Setup of job 758:
## bicubic
module bicubic(clk, rst, act, in, out_0, out_1, out_2, out_3);
	input clk,rst,act;
	input [7:0] in;
  wire oooooooooooooooo;
	wire [7:0] in_0,in_1,in_2,in_3;   
	output [7:0] out_0, out_1, out_2, out_3;
	wire [1:0] ooooooooooo;
	wire[14:0] x_weight_sum_0;
	wire[14:0] x_weight_sum_1;
	wire[14:0] x_weight_sum_2;
	wire[14:0] x_weight_sum_3;
	wire[7:0] y_weight_sum_0;	
	wire[7:0] y_weight_sum_1;
	wire[7:0] y_weight_sum_2;
	wire[7:0] y_weight_sum_3;
	 input_array A(.clk(clk), .rst(rst), .act(act), .in(in),
					.out_0(in_3), .out_1(in_2), .out_2(in_1), .out_3(in_0));
	reg[14:0] array0_0 [3:0];
	reg[14:0] array0_1 [3:0];
	reg[14:0] array1_0 [3:0];
	reg[14:0] array1_1 [3:0];
	reg[14:0] array2_0 [3:0];
	reg[14:0] array2_1 [3:0];
	reg[14:0] array3_0 [3:0];
	reg[14:0] array3_1 [3:0];
	reg[1:0] mux_sel;
	reg switch;
	wire[14:0] dm0_0_0, dm0_1_0, dm0_2_0, dm0_3_0, 				
					  dm0_0_1, dm0_1_1, dm0_2_1, dm0_3_1,
 					 dm1_0_0, dm1_1_0, dm1_2_0, dm1_3_0, 
					 dm1_0_1, dm1_1_1, dm1_2_1, dm1_3_1,
 					 dm2_0_0, dm2_1_0, dm2_2_0, dm2_3_0, 
					 dm2_0_1, dm2_1_1, dm2_2_1, dm2_3_1,
 					 dm3_0_0, dm3_1_0, dm3_2_0, dm3_3_0, 
					 dm3_0_1, dm3_1_1, dm3_2_1, dm3_3_1;
  wire[14:0]  array0_0_0, array0_1_0, array0_2_0, array0_3_0, 					
					  array0_0_1, array0_1_1, array0_2_1, array0_3_1,
 					 array1_0_0, array1_1_0, array1_2_0, array1_3_0, 
					 array1_0_1, array1_1_1, array1_2_1, array1_3_1,
 					 array2_0_0, array2_1_0, array2_2_0, array2_3_0, 
					 array2_0_1, array2_1_1, array2_2_1, array2_3_1,
 					 array3_0_0, array3_1_0, array3_2_0, array3_3_0, 
					 array3_0_1, array3_1_1, array3_2_1, array3_3_1;
	wire[14:0]  y_in0_0,y_in0_1,y_in0_2,y_in0_3,				
					  y_in1_0,y_in1_1,y_in1_2,y_in1_3,
					  y_in2_0,y_in2_1,y_in2_2,y_in2_3,
					  y_in3_0,y_in3_1,y_in3_2,y_in3_3;
	assign array0_0_0= array0_0[0];		
	assign array0_1_0= array0_0[1];		
	assign array0_2_0= array0_0[2];		
	assign array0_3_0= array0_0[3];		
	assign array1_0_0= array1_0[0];		
	assign array1_1_0= array1_0[1];		
	assign array1_2_0= array1_0[2];		
  ...
Size in the first run: ~43 I/O pins, ~0.052 mm2 of cells after synthesis.
make LEC_CHECK=0 ABC_AREA=1 CAP_MARGIN=20 CORE_MARGIN=2 CORE_UTILIZATION=72 CTS_CLUSTER_SIZE=10 PLACE_DENSITY=0.38 SETUP_SLACK_MARGIN=0.98 SLEW_MARGIN=20 TNS_END_PERCENT=5 finish   # period 4.21 ns
run.sh (not shown) runs the stock make flow with config.mk's settings and CLKGATE_MAP_FILE=.
The log for job 758 ends in global routing with error GRT-0232, so the run never completed.
The following lists how job 3296 was set up differently from job 758:
# job 758
export LEC_CHECK = 0
export ABC_AREA = 1
export CAP_MARGIN = 20
export CORE_MARGIN = 2
export CORE_UTILIZATION = 72
export CTS_CLUSTER_SIZE = 10
export PLACE_DENSITY = 0.38
export SETUP_SLACK_MARGIN = 0.98
export SLEW_MARGIN = 20
export TNS_END_PERCENT = 5
create_clock -name core_clock -period 4.21 [get_ports {clk}]
# job 3296
export LEC_CHECK = 0
export CAP_MARGIN = 10
export CORE_MARGIN = 2
export CORE_UTILIZATION = 72
export SLEW_MARGIN = 20
create_clock -name core_clock -period 5.24 [get_ports {clk}]
### Flow results
Not one of job 3296 and job 758 finished clean. Job 3296 finished all stages; layout check result: FAIL, due to negative setup slack. | area fraction in and, or, nand and nor cells | job 3296 vs job 758 | 4.3 points lower |. In the floorplan summary, job 3296 is listed with a die area less than that of job 758. Compared with job 758, in job 3296 placed standard-cell area now sits lower; synthesized cell count down about 17%.
Changes in job 2621 relative to job 3296:
# job 3296
export LEC_CHECK = 0
export CAP_MARGIN = 10
export CORE_MARGIN = 2
export CORE_UTILIZATION = 72
export SLEW_MARGIN = 20
create_clock -name core_clock -period 5.24 [get_ports {clk}]
# job 2621
export LEC_CHECK = 0
export CAP_MARGIN = 20
export CORE_MARGIN = 2
export CORE_UTILIZATION = 59
export SLEW_MARGIN = 20
create_clock -name core_clock -period 7.29 [get_ports {clk}]
Findings:
Per the final summary, job 2621 finished and its layout is clean on timing, DRC and antenna. Diff job 3296 -> job 2621: routed length per instance dropped 5.2 um; final worst-path setup slack climbed 950 ps.
Relative to job 2621, the following input files were edited for job 4113:
# job 2621
export LEC_CHECK = 0
export CAP_MARGIN = 20
export CORE_MARGIN = 2
export CORE_UTILIZATION = 59
export SLEW_MARGIN = 20
create_clock -name core_clock -period 7.29 [get_ports {clk}]
# job 4113
export LEC_CHECK = 0
export CAP_MARGIN = 5
export CORE_MARGIN = 2
export CORE_UTILIZATION = 72
export CTS_CLUSTER_SIZE = 14
export SLEW_MARGIN = 20
create_clock -name core_clock -period 5.01 [get_ports {clk}]
Notes after the runs:
Diff job 2621 -> job 4113: design area increased 13%; worst hold margin grew by 11 ps; vias per cell saw an increase. Clock insertion delay at the later pin of the skew report: job 4113 and job 2621 compared, higher one is job 4113. Wire length of the first global-routing pass (lower): job 2621. Changes observed in job 4113 relative to job 2621: fraction of area in registers decreased by 4.4 points relative to the old numbers, critical path's largest stage delay increased by 140 ps relative to the old numbers, wire length increased by about 40% relative to the old numbers. Finished, but not clean: job 4113, with negative setup slack. Higher core utilization was reported by job 4113, not job 2621. Of job 4113 and job 2621, job 2621 shows the lower critical path arrival, with job 4113 above it.
--- input diff job 4113..job 7451 ---
# job 4113
export LEC_CHECK = 0
export CAP_MARGIN = 5
export CORE_MARGIN = 2
export CORE_UTILIZATION = 72
export CTS_CLUSTER_SIZE = 14
export SLEW_MARGIN = 20
create_clock -name core_clock -period 5.01 [get_ports {clk}]
# job 7451
export LEC_CHECK = 0
export ABC_AREA = 1
export CAP_MARGIN = 20
export CORE_MARGIN = 2
export CORE_UTILIZATION = 72
export CTS_CLUSTER_DIAMETER = 395
export SLEW_MARGIN = 20
create_clock -name core_clock -period 2.58 [get_ports {clk}]
Findings:
The flow ran to completion for all of job 4113 and job 7451 but job 7451, which stopped partway. Between job 7451 and job 4113, the yosys synthesis chip area is lower for job 4113. Going from job 4113 to job 7451, the number of nets at floorplan was found to have gone up by 17%. Between job 7451 and job 4113, area of the core region is lower for job 4113, job 7451 comes in above that. Job 7451: mux share of post-synthesis cell area is 3.7 points lower than what job 4113 reported. Job 7451 ends up with a area of the mapped netlist that is 0.0021 mm2 higher than in job 4113. Count of mapped cells out of synthesis: lower on job 4113. Job 4113 -> job 7451: area share of xor/xnor cells in the synthesized design flat. Per the comparison of job 7451 with job 4113, estimated wirelength of the detail-placed design up 46%; total placed instance area went up about 19%.
